## axi_gpio_expanded
module axi_gpio_expanded
#(
    parameter C_ALL_INPUTS        = 0,             
    parameter C_ALL_OUTPUTS       = 0,             
    parameter C_GPIO_WIDTH        = 32,            
    parameter C_DOUT_DEFAULT      = 32'h00000000,  
    parameter C_TRI_DEFAULT       = 32'hFFFFFFFF,  
    parameter C_IS_DUAL           = 1,             
    parameter C_ALL_INPUTS_2      = 0,             
    parameter C_ALL_OUTPUTS_2     = 0,             
    parameter C_GPIO2_WIDTH       = 32,            
    parameter C_DOUT_DEFAULT_2    = 32'h00000000,  
    parameter C_TRI_DEFAULT_2     = 32'hFFFFFFFF,  
    parameter C_INTERRUPT_PRESENT = 1              
)
(
    input logic ACLK,     
    input logic ARESETn,  
    input  logic              [8:2] AWADDR,    
    input  logic              [2:0] AWPROT,    
    input  logic                    AWVALID,   
    output logic                    AWREADY,   
    input  logic             [31:0] WDATA,   
    input  logic              [3:0] WSTRB,   
    input  logic                    WVALID,  
    output logic                    WREADY,  
    output logic              [1:0] BRESP,   
    output logic                    BVALID,  
    input  logic                    BREADY,  
    input  logic              [8:2] ARADDR,    
    input  logic              [2:0] ARPROT,    
    input  logic                    ARVALID,   
    output logic                    ARREADY,   
    output logic             [31:0] RDATA,   
    output logic              [1:0] RRESP,   
    output logic                    RVALID,  
    input  logic                    RREADY,  
    output logic ip2intc_irpt,                    
    input  logic  [C_GPIO_WIDTH-1:0] gpio_io_i,   
    output logic  [C_GPIO_WIDTH-1:0] gpio_io_o,   
    output logic  [C_GPIO_WIDTH-1:0] gpio_io_t,   
    input  logic [C_GPIO2_WIDTH-1:0] gpio2_io_i,  
    output logic [C_GPIO2_WIDTH-1:0] gpio2_io_o,  
    output logic [C_GPIO2_WIDTH-1:0] gpio2_io_t   
);
   axi_gpio #(.C_ALL_INPUTS(C_ALL_INPUTS),
  ...
For scale: ~1400 cells after synthesis, about 0.011 mm^2 of cells after synthesis.
make LEC_CHECK=0 ABC_AREA=1 CAP_MARGIN=20 CELL_PAD_IN_SITES_GLOBAL_PLACEMENT=3 CORE_ASPECT_RATIO=0.86 CORE_MARGIN=2 CORE_UTILIZATION=48 CTS_CLUSTER_DIAMETER=263 CTS_CLUSTER_SIZE=86 GPL_ROUTABILITY_DRIVEN=0 GPL_TIMING_DRIVEN=0 HOLD_SLACK_MARGIN=0.2 MAX_ROUTING_LAYER=met4 MIN_ROUTING_LAYER=met2 PLACE_DENSITY_LB_ADDON=0.17 SETUP_SLACK_MARGIN=-0.26 SLEW_MARGIN=30 finish   # period 4.06 ns
run.sh (not shown) runs the stock make flow with config.mk's settings and CLKGATE_MAP_FILE=.
The first run aborted during global placement without I/O (3_1_place_gp_skip_io) with FLW-0024.
==> next run, changes <==
- CELL_PAD_IN_SITES_GLOBAL_PLACEMENT: 3 -> default
- CORE_ASPECT_RATIO: 0.86 -> default
- CORE_UTILIZATION: 48 -> 23
- CTS_CLUSTER_SIZE: 86 -> 19
- GPL_TIMING_DRIVEN: 0 -> default
- SETUP_SLACK_MARGIN: -0.26 -> 0.8
What happened:
- The new run completed without violations
- die size came out higher by 110%
- synthesized cell count does not change
- synthesized area is unchanged

axi_gpio_expanded again, from the RTL that the note above started with.
## axi_gpio_expanded
module axi_gpio_expanded
#(
    parameter C_ALL_INPUTS        = 0,             
    parameter C_ALL_OUTPUTS       = 0,             
    parameter C_GPIO_WIDTH        = 32,            
    parameter C_DOUT_DEFAULT      = 32'h00000000,  
    parameter C_TRI_DEFAULT       = 32'hFFFFFFFF,  
    parameter C_IS_DUAL           = 1,             
    parameter C_ALL_INPUTS_2      = 0,             
    parameter C_ALL_OUTPUTS_2     = 0,             
    parameter C_GPIO2_WIDTH       = 32,            
    parameter C_DOUT_DEFAULT_2    = 32'h00000000,  
    parameter C_TRI_DEFAULT_2     = 32'hFFFFFFFF,  
    parameter C_INTERRUPT_PRESENT = 1              
)
(
    input logic ACLK,     
    input logic ARESETn,  
    input  logic              [8:2] AWADDR,    
    input  logic              [2:0] AWPROT,    
    input  logic                    AWVALID,   
    output logic                    AWREADY,   
    input  logic             [31:0] WDATA,   
    input  logic              [3:0] WSTRB,   
    input  logic                    WVALID,  
    output logic                    WREADY,  
    output logic              [1:0] BRESP,   
    output logic                    BVALID,  
    input  logic                    BREADY,  
    input  logic              [8:2] ARADDR,    
    input  logic              [2:0] ARPROT,    
    input  logic                    ARVALID,   
    output logic                    ARREADY,   
    output logic             [31:0] RDATA,   
    output logic              [1:0] RRESP,   
    output logic                    RVALID,  
    input  logic                    RREADY,  
    output logic ip2intc_irpt,                    
    input  logic  [C_GPIO_WIDTH-1:0] gpio_io_i,   
    output logic  [C_GPIO_WIDTH-1:0] gpio_io_o,   
    output logic  [C_GPIO_WIDTH-1:0] gpio_io_t,   
    input  logic [C_GPIO2_WIDTH-1:0] gpio2_io_i,  
    output logic [C_GPIO2_WIDTH-1:0] gpio2_io_o,  
    output logic [C_GPIO2_WIDTH-1:0] gpio2_io_t   
);
Settings: LEC_CHECK=0, CAP_MARGIN=20, CELL_PAD_IN_SITES_DETAIL_PLACEMENT=2, CORE_MARGIN=7, CORE_UTILIZATION=64, CTS_CLUSTER_DIAMETER=209, CTS_CLUSTER_SIZE=97, GPL_ROUTABILITY_DRIVEN=0, HOLD_SLACK_MARGIN=-0.03, PLACE_DENSITY_LB_ADDON=0.13, SETUP_SLACK_MARGIN=1.08, SLEW_MARGIN=20; clock period 3.66 ns.
The starting point stopped in detailed placement.
Then changed:
- CELL_PAD_IN_SITES_DETAIL_PLACEMENT: 2 -> unset
- CORE_MARGIN: 7 -> 2
- CORE_UTILIZATION: 64 -> 40
- CTS_CLUSTER_DIAMETER: 209 -> unset
- CTS_CLUSTER_SIZE: 97 -> unset
- GPL_ROUTABILITY_DRIVEN: 0 -> unset
- HOLD_SLACK_MARGIN: -0.03 -> unset
- PLACE_DENSITY_LB_ADDON: 0.13 -> unset
- SETUP_SLACK_MARGIN: 1.08 -> unset
- clock period: 3.66 -> 5.0 ns (I/O delays scaled with it)
The changed run finished with timing, DRC and antenna clean.
Die area climbs by 37%.
Area after synthesis stays the same.
Synthesized cell count does not change.
Then changed:
- CORE_UTILIZATION: 40 -> 59
- clock period: 5.0 -> 3.29 ns (I/O delays scaled with it)
The changed run passed the timing, design-rule and antenna checks.
Hold slack is about the same.
Combinational power climbs by 60%.
Clock skew drops by 7.5 ps.
Design area drops by 0.96%.
Sequential cell count does not change.
Core utilization climbs by 26 points.
Non-clock buffer count climbs by 8.
Global-route usage climbs by 8.6 points.

indigo:
Starting RTL as in the previous note.
## axi_gpio_expanded
module axi_gpio_expanded
#(
    parameter C_ALL_INPUTS        = 0,             
    parameter C_ALL_OUTPUTS       = 0,             
    parameter C_GPIO_WIDTH        = 32,            
    parameter C_DOUT_DEFAULT      = 32'h00000000,  
    parameter C_TRI_DEFAULT       = 32'hFFFFFFFF,  
    parameter C_IS_DUAL           = 1,             
    parameter C_ALL_INPUTS_2      = 0,             
    parameter C_ALL_OUTPUTS_2     = 0,             
    parameter C_GPIO2_WIDTH       = 32,            
    parameter C_DOUT_DEFAULT_2    = 32'h00000000,  
    parameter C_TRI_DEFAULT_2     = 32'hFFFFFFFF,  
    parameter C_INTERRUPT_PRESENT = 1              
)
(
    input logic ACLK,     
    input logic ARESETn,  
    input  logic              [8:2] AWADDR,    
    input  logic              [2:0] AWPROT,    
    input  logic                    AWVALID,   
    output logic                    AWREADY,   
    input  logic             [31:0] WDATA,   
    input  logic              [3:0] WSTRB,   
    input  logic                    WVALID,  
    output logic                    WREADY,  
    output logic              [1:0] BRESP,   
    output logic                    BVALID,  
    input  logic                    BREADY,  
    input  logic              [8:2] ARADDR,    
    input  logic              [2:0] ARPROT,    
    input  logic                    ARVALID,   
    output logic                    ARREADY,   
    output logic             [31:0] RDATA,   
    output logic              [1:0] RRESP,   
    output logic                    RVALID,  
    input  logic                    RREADY,  
    output logic ip2intc_irpt,                    
    input  logic  [C_GPIO_WIDTH-1:0] gpio_io_i,   
    output logic  [C_GPIO_WIDTH-1:0] gpio_io_o,   
    output logic  [C_GPIO_WIDTH-1:0] gpio_io_t,   
    input  logic [C_GPIO2_WIDTH-1:0] gpio2_io_i,  
    output logic [C_GPIO2_WIDTH-1:0] gpio2_io_o,  
    output logic [C_GPIO2_WIDTH-1:0] gpio2_io_t   
);
make LEC_CHECK=0 CAP_MARGIN=20 CELL_PAD_IN_SITES_DETAIL_PLACEMENT=0 CELL_PAD_IN_SITES_GLOBAL_PLACEMENT=3 CORE_ASPECT_RATIO=1.56 CORE_MARGIN=2 CORE_UTILIZATION=65 CTS_CLUSTER_DIAMETER=125 GPL_TIMING_DRIVEN=1 HOLD_SLACK_MARGIN=0.18 PLACE_DENSITY_LB_ADDON=0.1 SETUP_SLACK_MARGIN=-0.18 SLEW_MARGIN=10 TNS_END_PERCENT=60 finish   # period 3.42 ns
indigo did not finish; the tool stopped in global placement without I/O (3_1_place_gp_skip_io) with error FLW-0024.
Changes in ember relative to indigo:
Settings: a deleted PLACE_DENSITY_LB_ADDON that had been 0.1; a deleted SETUP_SLACK_MARGIN that had been -0.18; a deleted HOLD_SLACK_MARGIN that had been 0.18; a change of CORE_UTILIZATION from 65 to 11; a deleted GPL_TIMING_DRIVEN that had been 1; a deleted CELL_PAD_IN_SITES_GLOBAL_PLACEMENT that had been 3; a deleted CORE_ASPECT_RATIO that had been 1.56; a change of SLEW_MARGIN from 10 to 20; a deleted CTS_CLUSTER_DIAMETER that had been 125; a deleted TNS_END_PERCENT that had been 60; a deleted CELL_PAD_IN_SITES_DETAIL_PLACEMENT that had been 0; a change of the clock period (ns, I/O delays scaled along) from 3.42 to 6.61.
- ember: done, clean on timing, DRC and antenna
- From indigo to ember, async set-or-reset flop fraction in the synthesized netlist did not move at all.
- Diff indigo -> ember | die size | increase of about 470%
- For Yosys chip area, ember and indigo come out practically identical.
- In ember, the core box area came out 79000 um2 above the value in indigo.
- Delta (ember minus indigo): vertical die dimension went up, horizontal die dimension went up.
#### Input delta (garnet over ember)
Settings: CORE_UTILIZATION now 65, was 11; CTS_CLUSTER_SIZE now 33, previously not set; the clock period (ns, I/O delays scaled along) now 1.69, was 6.61.
Results
garnet: aborted in global routing (5_1_grt) (tool error)
[garnet] post-cts sizing count rose 311 relative to ember
Weighted congestion at the end of routability-driven global placement in garnet is about 23% above ember.
When the final numbers for garnet and ember were put side by side, the number of buffers added for setup after CTS turned out to be smaller in ember.
The fraction of the core area occupied by cells at floorplan in garnet sits 55 points above the value recorded for ember.
ember → garnet: cell area after synthesis shows no meaningful change; detailed placement HPWL decreased about 32%; die footprint -82%.
Relative to garnet, the following input files were edited for violet:
Settings: removing CTS_CLUSTER_SIZE (formerly 33); changing CORE_UTILIZATION from 65 to 40; changing the clock period (ns, I/O delays scaled along) from 1.69 to 5.28.
Having completed the whole flow, violet delivered a layout that passed the timing, design-rule and antenna checks. garnet: aborted in global routing (5_1_grt) (tool error). violet — cell area after placement 370 um2 lower, garnet as reference. Re post-synthesis instance area: no difference whatsoever between violet and garnet. Die area (higher): violet.
[inputs] raven vs violet
Settings: a change of CORE_UTILIZATION from 40 to 30; a change of the clock period (ns, I/O delays scaled along) from 5.28 to 3.04.
--- outcome ---
raven reports a lower sequential share of layout area than violet does. Diff violet..raven | area after synthesis | unchanged. Between violet and raven, the flow reports non-clock buffer count increasing by a few percent. On raven: die area is about 32% higher than what violet gave. raven against violet: count of clock-buffer cells in the layout now larger; final design instance area without fill now larger; total power after layout now larger; largest net degree at the start of global routing now larger.
The inputs of cedar differ from those of raven as listed below.
Settings: HOLD_SLACK_MARGIN newly set to 0.29; CTS_CLUSTER_SIZE newly set to 25; CORE_UTILIZATION changed from 30 to 68; the clock period (ns, I/O delays scaled along) changed from 3.04 to 1.88.
cedar never completed; the flow aborted with a tool error in clock tree synthesis (4_1_cts).
[cedar] die outline height fell about 33% relative to raven
The die extent in x reported for cedar is smaller than that of raven by 63 um.
Combined area of all synthesized cells came out exactly the same in cedar and raven.
Going from raven to cedar, number of placed instances, taps included shrinks by 228.
As far as placed standard-cell area is concerned, raven and cedar perform about the same.
Going from raven to cedar, number of placement rows shrank by more than a quarter.
From cedar to raven, number of library cell types mapped by synthesis did not move at all.

axi_gpio_expanded again, from the RTL that the note above started with.
export LEC_CHECK = 0
export ABC_AREA = 0
export CAP_MARGIN = 20
export CELL_PAD_IN_SITES_DETAIL_PLACEMENT = 0
export CELL_PAD_IN_SITES_GLOBAL_PLACEMENT = 0
export CORE_ASPECT_RATIO = 1.01
export CORE_MARGIN = 2
export CORE_UTILIZATION = 70
export GPL_ROUTABILITY_DRIVEN = 0
export GPL_TIMING_DRIVEN = 1
export MAX_ROUTING_LAYER = met5
export PLACE_DENSITY = 0.35
export SETUP_SLACK_MARGIN = 0.51
export SLEW_MARGIN = 20
create_clock -name core_clock -period 1.73 [get_ports {ACLK}]
The baseline failed in clock tree synthesis.
Then changed:
Settings changed: CORE_ASPECT_RATIO 1.01 to 0.51, CORE_UTILIZATION 70 to 58, CTS_CLUSTER_SIZE set to 90, GPL_ROUTABILITY_DRIVEN 0 to 1, MAX_ROUTING_LAYER met5 to met4, SETUP_SLACK_MARGIN 0.51 to not set.
Clock period 1.73 ns to 3.19 ns, I/O delays scaled along.
The changed run went through all stages and came out clean.
Synthesized cell count does not change.
Synthesized area is unchanged.
Die area is higher by 20%.
Then changed:
Settings changed: ABC_AREA 0 to not set, CELL_PAD_IN_SITES_DETAIL_PLACEMENT 0 to not set, CELL_PAD_IN_SITES_GLOBAL_PLACEMENT 0 to not set, CORE_ASPECT_RATIO 0.51 to not set, CORE_UTILIZATION 58 to 40, CTS_CLUSTER_SIZE 90 to not set, GPL_ROUTABILITY_DRIVEN 1 to not set, GPL_TIMING_DRIVEN 1 to not set, MAX_ROUTING_LAYER met4 to not set, PLACE_DENSITY 0.35 to not set.
Clock period 3.19 ns to 3.04 ns, I/O delays scaled along.
Result: Via count shrinks by a few percent; combinational power climbs by a few percent; sequential power grows by a few percent; setup slack gets worse by 0.067 ns; cell area rises by a few percent; die area goes up by well over a third; final cell count goes up by a little under a tenth; power went up by about a fifth; wire length rises by a few percent.
Then changed:
Settings changed: CORE_UTILIZATION 40 to 64, SETUP_SLACK_MARGIN set to 1.0.
Clock period 3.04 ns to 3.39 ns, I/O delays scaled along.
The changed run ran to the end with no violations.
Worst setup slack gains 0.27 ns.
Register-to-register slack gains 0.30 ns.
Final area goes down by about 1.8%.
Sequential share of layout area goes up by 0.75 points.
Flip-flop count does not change.
Total power goes down by 13%.
Clock-buffer cell count goes down by 19.
Global-route usage goes up by 15 points.
Wire length goes up by about 3%.
Utilization goes up by 32 points.

red:
axi_gpio_expanded again, from the RTL that the note above started with.
make LEC_CHECK=0 ABC_AREA=0 CAP_MARGIN=20 CELL_PAD_IN_SITES_DETAIL_PLACEMENT=0 CELL_PAD_IN_SITES_GLOBAL_PLACEMENT=0 CORE_ASPECT_RATIO=0.51 CORE_MARGIN=2 CORE_UTILIZATION=46 GPL_ROUTABILITY_DRIVEN=0 GPL_TIMING_DRIVEN=0 MAX_ROUTING_LAYER=met5 PLACE_DENSITY_LB_ADDON=0.09 SLEW_MARGIN=20 finish   # period 2.25 ns
[inputs] blue vs red
- CORE_UTILIZATION now 68, was 46
- CELL_PAD_IN_SITES_DETAIL_PLACEMENT now 2, was 0
- CORE_ASPECT_RATIO no longer set, was 0.51
- CELL_PAD_IN_SITES_GLOBAL_PLACEMENT no longer set, was 0
- ABC_AREA no longer set, was 0
- MAX_ROUTING_LAYER no longer set, was met5
- PLACE_DENSITY_LB_ADDON no longer set, was 0.09
- the clock period (ns, I/O delays scaled along) now 1.74, was 2.25
==> comparison <==
blue never completed, since it errored out during 3_5_place_dp. Diff red -> blue: cell row count rose by 6; die outline width lower. Floorplan utilization | blue above red. blue -> red: synthesized cell count delta 0, exact match. From red to blue the numbers moved as follows: total standard cell area after synthesis essentially unchanged; vertical die size higher; chip area -7700 sq um.
For green, these inputs were changed with respect to blue:
- setting CTS_CLUSTER_SIZE to 62 for the first time
- removing GPL_ROUTABILITY_DRIVEN (formerly 0)
- removing GPL_TIMING_DRIVEN (formerly 0)
- removing CELL_PAD_IN_SITES_DETAIL_PLACEMENT (formerly 2)
- changing CORE_UTILIZATION from 68 to 66
- changing the clock period (ns, I/O delays scaled along) from 1.74 to 4.09
[summary]
Floorplan check, green vs blue: die outline larger in green
Between green and blue, standard-cell row count is higher for green, blue comes in under that.
Reported for green and blue, count of boundary I/O pins turned out identical to the last digit.
Looking across green and blue, the single run that reached the end with no open violations was green.
In the metrics for green and blue, the one carrying the lower die span in y is blue.
--- input diff green..orange ---
- a change of CORE_UTILIZATION from 66 to 59
- an added HOLD_SLACK_MARGIN of 0.29
- a change of CTS_CLUSTER_SIZE from 62 to 38
- a change of the clock period (ns, I/O delays scaled along) from 4.09 to 1.69
--- outcome ---
orange finished all stages; layout check result: FAIL, due to negative setup slack.
Per the comparison of orange with green, final standard cell utilization of the core now smaller, clock share of power now smaller.
orange vs green, class of the most critical setup path: flip-flop to flip-flop vs primary input to flip-flop
orange: flop-to-flop setup slack 1.94 ns below green
--- input diff orange..purple ---
- CORE_UTILIZATION: 59 -> 68
- CTS_CLUSTER_SIZE: 38 -> 20
- HOLD_SLACK_MARGIN: 0.29 -> unset
- the clock period (ns, I/O delays scaled along): 1.69 -> 1.99
==> comparison <==
Chip area, purple vs orange: down by more than 10%. Diff orange -> purple | number of placement rows | decrease of 4. As far as number of H-tree branching levels goes, orange and purple are indistinguishable; the numbers are identical. Among orange and purple, the run that stopped before the end is purple, and it is the only one. Final checks on orange, whose flow otherwise completed, came back failing, citing negative setup slack. Looking only at total of cells resized after clock tree synthesis, and setting everything else aside, the higher value of orange and purple goes to orange. orange and purple ended up with nearly the same per-instance average area after synthesis. In purple relative to orange, placer congestion estimate had gone down by a little under 10%. Compared with orange, in purple cell total after placement now smaller; total core area now smaller; total half-perimeter wirelength after legalization and detailed placement now larger; synthesized cell count comparable.
Power is estimated from default activity; no workload was simulated.
